Setup of lane 1:
// conv_mac_unit
module conv_mac_unit (
	input wire aclk,
	input wire aresetn,
	input wire aclken,
	input wire[1:0] calfmt,
	input wire[8*16-1:0] mac_in_ftm,
	input wire[8*16-1:0] mac_in_wgt,
	input wire mac_in_ftm_masked,
	input wire[1:0] mac_in_info_along,
	input wire mac_in_valid,
	output wire[7:0] mac_out_exp,
	output wire[39:0] mac_out_frac,
	output wire[1:0] mac_out_info_along,
	output wire mac_out_valid
);
Settings: LEC_CHECK=0, CAP_MARGIN=15, CORE_MARGIN=2, CORE_UTILIZATION=72, CTS_CLUSTER_SIZE=47, GPL_ROUTABILITY_DRIVEN=1, PLACE_DENSITY_LB_ADDON=0.06, SETUP_SLACK_MARGIN=1.65, SLEW_MARGIN=20; clock period 5.54 ns.
run.sh (not shown) runs the stock make flow with config.mk's settings and CLKGATE_MAP_FILE=.
The layout from lane 1, despite a flow that completed every stage, fails the layout checks, with the failing checks listed as setup timing.
### lane 1 -> lane 2
-- flow/config.mk --
<<< lane 1, line 8
export CAP_MARGIN = 15
>>> lane 2, line 8
export CAP_MARGIN = 20
<<< lane 1, line 10
export CORE_UTILIZATION = 72
export CTS_CLUSTER_SIZE = 47
export GPL_ROUTABILITY_DRIVEN = 1
export PLACE_DENSITY_LB_ADDON = 0.06
export SETUP_SLACK_MARGIN = 1.65
>>> lane 2, line 10
export CORE_UTILIZATION = 22
==> flow/constraint.sdc <==
create_clock -name core_clock -period 6.84 [get_ports {aclk}]
set_input_delay 1.3680 -clock core_clock [delete_from_list [all_inputs] [get_ports {aclk}]]
set_output_delay 1.3680 -clock core_clock [all_outputs]
set_load 0.01 [all_outputs]
--- outcome ---
Looking at the reports, lane 2 completed the entire flow and the layout it produced met the timing, design-rule and antenna checks.
Lane 1: flow complete, layout not clean; failing: setup timing
Between lane 1 and lane 2, the difference in combinational share of cell area is negligible.
In the flow results for lane 1 and lane 2, the count of clock-net buffers in the final layout is larger on lane 2.
Worst hold-check path type = reg -> reg: lane 2; worst hold-check path type = in -> async: lane 1
Lower mean number of vias per cell was reported by lane 2, not lane 1.
Setup slack (lane 2 over lane 1): increase, 1190 ps

== before ==
conv_mac_unit again, from the RTL that the note above started with.
make LEC_CHECK=0 CAP_MARGIN=35 CORE_MARGIN=2 CORE_UTILIZATION=72 PLACE_DENSITY=0.66 SETUP_SLACK_MARGIN=-0.32 SLEW_MARGIN=20 finish   # period 5.49 ns
Status(before) = ERROR, stage = global routing
For after, these inputs were changed with respect to before:
- a change of CORE_UTILIZATION from 72 to 40
- a deleted PLACE_DENSITY that had been 0.66
- a deleted SETUP_SLACK_MARGIN that had been -0.32
- a change of CAP_MARGIN from 35 to 20
- a change of the clock period (ns, I/O delays scaled along) from 5.49 to 6.84
==> results <==
after: no failed stages, no open violations at the end
after vs. before: floorplan utilization went down 32 points, total placed instance area fell 3.3%, total half-perimeter wirelength after legalization and detailed placement went down, area inside the core boundary picked up an extra about 80%.

conv_mac_unit again, from the RTL that the note above started with.
export LEC_CHECK = 0
export ABC_AREA = 1
export CAP_MARGIN = 15
export CELL_PAD_IN_SITES_DETAIL_PLACEMENT = 2
export CORE_MARGIN = 5
export CORE_UTILIZATION = 54
export GPL_ROUTABILITY_DRIVEN = 1
export HOLD_SLACK_MARGIN = 0.17
export MAX_ROUTING_LAYER = met4
export MIN_ROUTING_LAYER = met2
export PLACE_DENSITY_LB_ADDON = 0.19
export SLEW_MARGIN = 20
export TNS_END_PERCENT = 60
create_clock -name core_clock -period 7.75 [get_ports {aclk}]
The starting point aborted during detailed placement (3_5_place_dp).
Then changed:
ABC_AREA = default   (was 1)
CELL_PAD_IN_SITES_DETAIL_PLACEMENT = default   (was 2)
CORE_MARGIN = 2   (was 5)
CORE_UTILIZATION = 72   (was 54)
HOLD_SLACK_MARGIN = default   (was 0.17)
MAX_ROUTING_LAYER = default   (was met4)
MIN_ROUTING_LAYER = default   (was met2)
PLACE_DENSITY = 0.71   (was default)
PLACE_DENSITY_LB_ADDON = default   (was 0.19)
SETUP_SLACK_MARGIN = 0.8   (was default)
TNS_END_PERCENT = default   (was 60)
clock period = 6.95 ns   (was 7.75 ns; I/O delays follow)
With this change the flow went through all stages and came out clean.
Die size shrinks by 30%.
Synthesized area falls by 4.4%.
Synthesized cell count went down by 18%.

Starting RTL as in the previous note.
==> flow/config.mk <==
export PLATFORM = sky130hd
export DESIGN_NAME = conv_mac_unit
export DESIGN_NICKNAME = conv_mac_unit
export VERILOG_FILES = /design/flow/design.v
export SDC_FILE = /design/flow/constraint.sdc
export NUM_CORES = 4
export LEC_CHECK = 0
export CAP_MARGIN = 20
export CORE_MARGIN = 2
export CORE_UTILIZATION = 72
export MAX_ROUTING_LAYER = met4
export PLACE_DENSITY = 0.78
export SETUP_SLACK_MARGIN = 1.09
export SLEW_MARGIN = 20
==> flow/constraint.sdc <==
create_clock -name core_clock -period 7.0 [get_ports {aclk}]
set_input_delay 1.4000 -clock core_clock [delete_from_list [all_inputs] [get_ports {aclk}]]
set_output_delay 1.4000 -clock core_clock [all_outputs]
set_load 0.01 [all_outputs]
The baseline stopped in global routing (5_1_grt), error ODB-0269.
Next try:
--- a/flow/config.mk
+++ b/flow/config.mk
@@ -8,7 +8,4 @@
 export CAP_MARGIN = 20
 export CORE_MARGIN = 2
-export CORE_UTILIZATION = 72
-export MAX_ROUTING_LAYER = met4
-export PLACE_DENSITY = 0.78
-export SETUP_SLACK_MARGIN = 1.09
+export CORE_UTILIZATION = 40
 export SLEW_MARGIN = 20
Outcome: The changed run finished clean; die area went up by 79%; area after synthesis stays the same; synthesized cell count does not change.
Next try:
--- a/flow/config.mk
+++ b/flow/config.mk
@@ -6,6 +6,12 @@
 export NUM_CORES = 4
 export LEC_CHECK = 0
-export CAP_MARGIN = 20
+export CAP_MARGIN = 5
+export CELL_PAD_IN_SITES_GLOBAL_PLACEMENT = 1
 export CORE_MARGIN = 2
 export CORE_UTILIZATION = 40
-export SLEW_MARGIN = 20
+export CTS_CLUSTER_SIZE = 33
+export GPL_ROUTABILITY_DRIVEN = 0
+export GPL_TIMING_DRIVEN = 0
+export HOLD_SLACK_MARGIN = 0.01
+export SETUP_SLACK_MARGIN = 0.05
+export SLEW_MARGIN = 10
After rerunning: The new run finished with timing, DRC and antenna clean; area after synthesis stays the same; utilization came out higher by 1.1 points; routed wire length came out higher by a quarter to a third; sequential cell count does not change; non-clock buffer count came out higher by 618.
Next try:
==> flow/config.mk (replaced) <==
export PLATFORM = sky130hd
export DESIGN_NAME = conv_mac_unit
export DESIGN_NICKNAME = conv_mac_unit
export VERILOG_FILES = /design/flow/design.v
export SDC_FILE = /design/flow/constraint.sdc
export NUM_CORES = 4
export LEC_CHECK = 0
export ABC_AREA = 1
export CAP_MARGIN = 20
export CORE_ASPECT_RATIO = 0.72
export CORE_MARGIN = 9
export CORE_UTILIZATION = 40
export CTS_CLUSTER_DIAMETER = 137
export SLEW_MARGIN = 0
What happened:
- The new run finished clean
- global-route usage fell by 5.6 points
- critical path depth increases by 6
- final area barely changes
Next try:
==> flow/config.mk (replaced) <==
export PLATFORM = sky130hd
export DESIGN_NAME = conv_mac_unit
export DESIGN_NICKNAME = conv_mac_unit
export VERILOG_FILES = /design/flow/design.v
export SDC_FILE = /design/flow/constraint.sdc
export NUM_CORES = 4
export LEC_CHECK = 0
export CAP_MARGIN = 20
export CORE_MARGIN = 2
export CORE_UTILIZATION = 57
export SLEW_MARGIN = 20
==> flow/constraint.sdc (replaced) <==
create_clock -name core_clock -period 4.27 [get_ports {aclk}]
set_input_delay 0.8540 -clock core_clock [delete_from_list [all_inputs] [get_ports {aclk}]]
set_output_delay 0.8540 -clock core_clock [all_outputs]
set_load 0.01 [all_outputs]
Outcome: Now the flow finished with setup timing left; die area drops by 36%; sequential share of layout area decreases by 1.7 points; worst hold slack gets worse by 0.25 ns; wire length is lower by 5.0%; worst setup slack loses 2.3 ns; first-iteration DRC count shrinks by 24%.
Next try:
--- a/flow/config.mk
+++ b/flow/config.mk
@@ -6,6 +6,10 @@
 export NUM_CORES = 4
 export LEC_CHECK = 0
+export ABC_AREA = 1
 export CAP_MARGIN = 20
 export CORE_MARGIN = 2
-export CORE_UTILIZATION = 57
+export CORE_UTILIZATION = 69
+export CTS_CLUSTER_DIAMETER = 334
+export CTS_CLUSTER_SIZE = 99
+export PLACE_DENSITY = 0.4
 export SLEW_MARGIN = 20
The new run did not get past global routing (5_1_grt) (ODB-0269).
Synthesized cell count came out higher by 22%.
Die size goes down by 13%.
Synthesized area came out higher by 4.6%.

== amber ==
conv_mac_unit again, from the RTL that the note above started with.
Design conv_mac_unit, start of the top module:
module conv_mac_unit (
	input wire aclk,
	input wire aresetn,
	input wire aclken,
	input wire[1:0] calfmt,
	input wire[8*16-1:0] mac_in_ftm,
	input wire[8*16-1:0] mac_in_wgt,
	input wire mac_in_ftm_masked,
	input wire[1:0] mac_in_info_along,
	input wire mac_in_valid,
	output wire[7:0] mac_out_exp,
	output wire[39:0] mac_out_frac,
	output wire[1:0] mac_out_info_along,
	output wire mac_out_valid
);
==> flow/config.mk <==
export PLATFORM = sky130hd
export DESIGN_NAME = conv_mac_unit
export DESIGN_NICKNAME = conv_mac_unit
export VERILOG_FILES = /design/flow/design.v
export SDC_FILE = /design/flow/constraint.sdc
export NUM_CORES = 4
export LEC_CHECK = 0
export CAP_MARGIN = 20
export CORE_MARGIN = 2
export CORE_UTILIZATION = 72
export CTS_CLUSTER_DIAMETER = 382
export PLACE_DENSITY = 0.42
export SLEW_MARGIN = 20
==> flow/constraint.sdc <==
create_clock -name core_clock -period 5.08 [get_ports {aclk}]
set_input_delay 1.0160 -clock core_clock [delete_from_list [all_inputs] [get_ports {aclk}]]
set_output_delay 1.0160 -clock core_clock [all_outputs]
set_load 0.01 [all_outputs]
No final results exist for amber, since it was stopped by error GRT-0232 during global routing.
What sierra does differently from amber at the input level:
Settings: PLACE_DENSITY removed (was 0.42); CORE_UTILIZATION changed from 72 to 65; CTS_CLUSTER_DIAMETER removed (was 382); the clock period (ns, I/O delays scaled along) changed from 5.08 to 3.99.
Results
In the flow results for amber and sierra, the starting density of the core is smaller on sierra. Comparing amber against sierra, there is no change at all in number of instances in the synthesized netlist. Comparing overall die area for amber and sierra, the smaller number came from amber. Diff amber..sierra | buffer depth of the longest clock path | unchanged. sierra vs amber: detailed-placement wirelength estimate down slightly. The layout from sierra, despite a flow that completed every stage, fails the layout checks, with the failing checks listed as negative setup slack. Measured against amber, the height of the die of sierra comes out at 1.05 times the reference value. sierra -> amber: number of buffers inserted by port buffering delta 0, exact match.
[inputs] violet vs sierra
Settings: putting SETUP_SLACK_MARGIN at 1.09 where nothing was set; swapping 65 for 66 in CORE_UTILIZATION; swapping 3.99 for 7.0 in the clock period (ns, I/O delays scaled along).
### Flow results
violet vs. sierra: wire length reported by the detailed router shrank by 7.1%, number of global-route vias before repair moved down, register-to-register path setup slack has increased.
violet went all the way through synthesis, placement and routing and the layout is clean on timing, DRC and antenna.
Sort sierra and violet by layout overhead on the synthesized area desc -> top: sierra
Critical path startpoint: mac_cell_u.mul_op_b_arr_d1[7][2]$_DFFE_PP_ -> violet, mac_cell_u.mul_op_a_arr_d1[0][12]$_DFFE_PP_ -> sierra
Delta (violet minus sierra): final period utilization went down 82 points, design area went down about 5.5%, sequential cell area share went up 1.3 points.
## Diff of input files: onyx against violet
Settings: a deleted SETUP_SLACK_MARGIN that had been 1.09; a change of the clock period (ns, I/O delays scaled along) from 7.0 to 5.88.
Findings:
- violet: no failed stages, no open violations at the end
- onyx -> stages 100% | layout checks FAIL | negative setup slack
- Between onyx and violet, it is onyx whose final cell count is higher, by 450.
- Summary: with violet as the reference, total clock buffers created by CTS in onyx moved up by a few percent.
- When the final numbers for onyx and violet were put side by side, the worst-case setup slack after placement turned out to be smaller in onyx.
- From violet to onyx the numbers moved as follows: sequential share of layout area went down; logic area essentially unchanged.
#### Input delta (delta over onyx)
Settings: CORE_UTILIZATION changed from 66 to 10; the clock period (ns, I/O delays scaled along) changed from 5.88 to 8.2.
[summary]
The flow did not stop early for delta: all stages ran, and the layout cleared the timing, design-rule and antenna checks. Per the comparison of delta with onyx, flop and latch count out of synthesis flat; global-route usage down 31 points; cell area after layout up 3.0%. Class of the tightest hold or removal check = in -> async: onyx; class of the tightest hold or removal check = reg -> reg: delta.
Setup changes, delta to cedar
Settings: PLACE_DENSITY: unset -> 0.64; CORE_UTILIZATION: 10 -> 72; the clock period (ns, I/O delays scaled along): 8.2 -> 6.62.
Results
- The HPWL reported at the end of detailed placement reported for cedar is smaller than that of delta by 18%.
- From cedar to delta, number of flops mapped to enable cells by yosys did not move at all.
- Compared with delta, cedar shows a number of buffers other than clock buffers in the final layout that is 425 higher.
- cedar vs delta, vertical extent of the die went down by 63%.
- Looking at fraction of area in registers, cedar sits above delta.

Starting RTL as in the previous note.
Settings: LEC_CHECK=0, CAP_MARGIN=15, CORE_MARGIN=2, CORE_UTILIZATION=72, CTS_CLUSTER_SIZE=19, GPL_ROUTABILITY_DRIVEN=1, PLACE_DENSITY_LB_ADDON=0.28, SETUP_SLACK_MARGIN=0.46, SLEW_MARGIN=20; clock period 3.89 ns.
The baseline failed in global routing (5_1_grt).
Rerun with:
CAP_MARGIN = 20   (was 15)
CORE_UTILIZATION = 66   (was 72)
CTS_CLUSTER_SIZE = 72   (was 19)
GPL_ROUTABILITY_DRIVEN = unset   (was 1)
PLACE_DENSITY_LB_ADDON = unset   (was 0.28)
SETUP_SLACK_MARGIN = 1.09   (was 0.46)
SLEW_MARGIN = 5   (was 20)
With this change the flow reached the layout checks and failed them: setup timing.
Area after synthesis is unchanged.
Die area went up by 9.0%.
Synthesized cell count is unchanged.
Rerun with:
CORE_UTILIZATION = 53   (was 66)
CTS_CLUSTER_SIZE = unset   (was 72)
SETUP_SLACK_MARGIN = unset   (was 1.09)
SLEW_MARGIN = 20   (was 5)
clock period = 6.58 ns   (was 3.89 ns; I/O delays follow)
Outcome: With this change the flow finished clean; die size went up by a quarter to a third; fmax came out higher slightly; synthesized area is unchanged; synthesized cell count is unchanged; core utilization is lower by 22 points; critical path depth falls by 3.
Rerun with:
CORE_UTILIZATION = 23   (was 53)
clock period = 10.7 ns   (was 6.58 ns; I/O delays follow)
Effect: The changed run produced a clean layout. Sequential share of layout area came out lower by 0.20 points. Final area is higher by 0.83%. Core utilization came out lower by 33 points. Die area increases by 130%. Critical path depth went down by 15. Clock skew went up by 59 ps. Final cell count is higher by 22%. Wire length went up by 4.7%.

## run A
Starting RTL as in the previous note.
Design conv_mac_unit, start of the top module:
module conv_mac_unit (
	input wire aclk,
	input wire aresetn,
	input wire aclken,
	input wire[1:0] calfmt,
	input wire[8*16-1:0] mac_in_ftm,
	input wire[8*16-1:0] mac_in_wgt,
	input wire mac_in_ftm_masked,
	input wire[1:0] mac_in_info_along,
	input wire mac_in_valid,
	output wire[7:0] mac_out_exp,
	output wire[39:0] mac_out_frac,
	output wire[1:0] mac_out_info_along,
	output wire mac_out_valid
);
Settings: LEC_CHECK=0, ABC_AREA=1, CAP_MARGIN=20, CORE_ASPECT_RATIO=0.72, CORE_MARGIN=2, CORE_UTILIZATION=40, SLEW_MARGIN=0; clock period 7.0 ns.
Inputs modified between run A and run B:
# run A
export LEC_CHECK = 0
export ABC_AREA = 1
export CAP_MARGIN = 20
export CORE_ASPECT_RATIO = 0.72
export CORE_MARGIN = 2
export CORE_UTILIZATION = 40
export SLEW_MARGIN = 0
create_clock -name core_clock -period 7.0 [get_ports {aclk}]
# run B
export LEC_CHECK = 0
export CAP_MARGIN = 20
export CORE_MARGIN = 2
export CORE_UTILIZATION = 58
export SLEW_MARGIN = 20
create_clock -name core_clock -period 7.55 [get_ports {aclk}]
==> results <==
Run B vs run A: top achievable clock speed down by a few percent
The final layout from run B, which completed every stage, passed the timing, design-rule and antenna checks at the end of the flow.
NOTE post-route standard cell area excluding fillers run A->run B decreased by a few percent
Run B reports its destination of the critical timing path as mul_blk[7].mul_u.mul_res[30] while run A reports mul_blk[2].mul_u.mul_res[26].
The core utilization of run B exceeds that of run A by 19 points.
Inputs modified between run B and run C:
# run B
export LEC_CHECK = 0
export CAP_MARGIN = 20
export CORE_MARGIN = 2
export CORE_UTILIZATION = 58
export SLEW_MARGIN = 20
create_clock -name core_clock -period 7.55 [get_ports {aclk}]
# run C
export LEC_CHECK = 0
export ABC_AREA = 1
export CAP_MARGIN = 20
export CORE_MARGIN = 2
export CORE_UTILIZATION = 61
export SLEW_MARGIN = 20
create_clock -name core_clock -period 5.98 [get_ports {aclk}]
--- outcome ---
The flow did not stop early for run B: all stages ran, and the layout cleared the timing, design-rule and antenna checks. Run C completed; timing, DRC and antenna clean. Detailed-route wire length, run C and run B: lower on run B. Looking at fraction of area in registers, run C sits 1.7 points lower than run B does.
The following lists how run D was set up differently from run C:
# run C
export LEC_CHECK = 0
export ABC_AREA = 1
export CAP_MARGIN = 20
export CORE_MARGIN = 2
export CORE_UTILIZATION = 61
export SLEW_MARGIN = 20
create_clock -name core_clock -period 5.98 [get_ports {aclk}]
# run D
export LEC_CHECK = 0
export CAP_MARGIN = 20
export CORE_MARGIN = 2
export CORE_UTILIZATION = 68
export PLACE_DENSITY = 0.42
export SLEW_MARGIN = 20
create_clock -name core_clock -period 6.94 [get_ports {aclk}]
Run D ends up with a die area that is about 14% lower than in run C.
Against run C, run D comes in 8.8 points lower on relative max-transition margin.
Across both runs, minimum period implied by the final worst setup slack was higher for run D than for run C.
Here is what was changed in the inputs of run E compared with run D.
# run D
export LEC_CHECK = 0
export CAP_MARGIN = 20
export CORE_MARGIN = 2
export CORE_UTILIZATION = 68
export PLACE_DENSITY = 0.42
export SLEW_MARGIN = 20
create_clock -name core_clock -period 6.94 [get_ports {aclk}]
# run E
export LEC_CHECK = 0
export CAP_MARGIN = 20
export CORE_MARGIN = 2
export CORE_UTILIZATION = 67
export SLEW_MARGIN = 20
create_clock -name core_clock -period 4.71 [get_ports {aclk}]
To summarise run E: no stage aborted, but the layout did not pass its checks, failing on setup timing.
Run E against run D: final area has increased, required time of the critical path has decreased, depth of the worst register-to-register path has increased, register fraction of the total cell area has decreased.
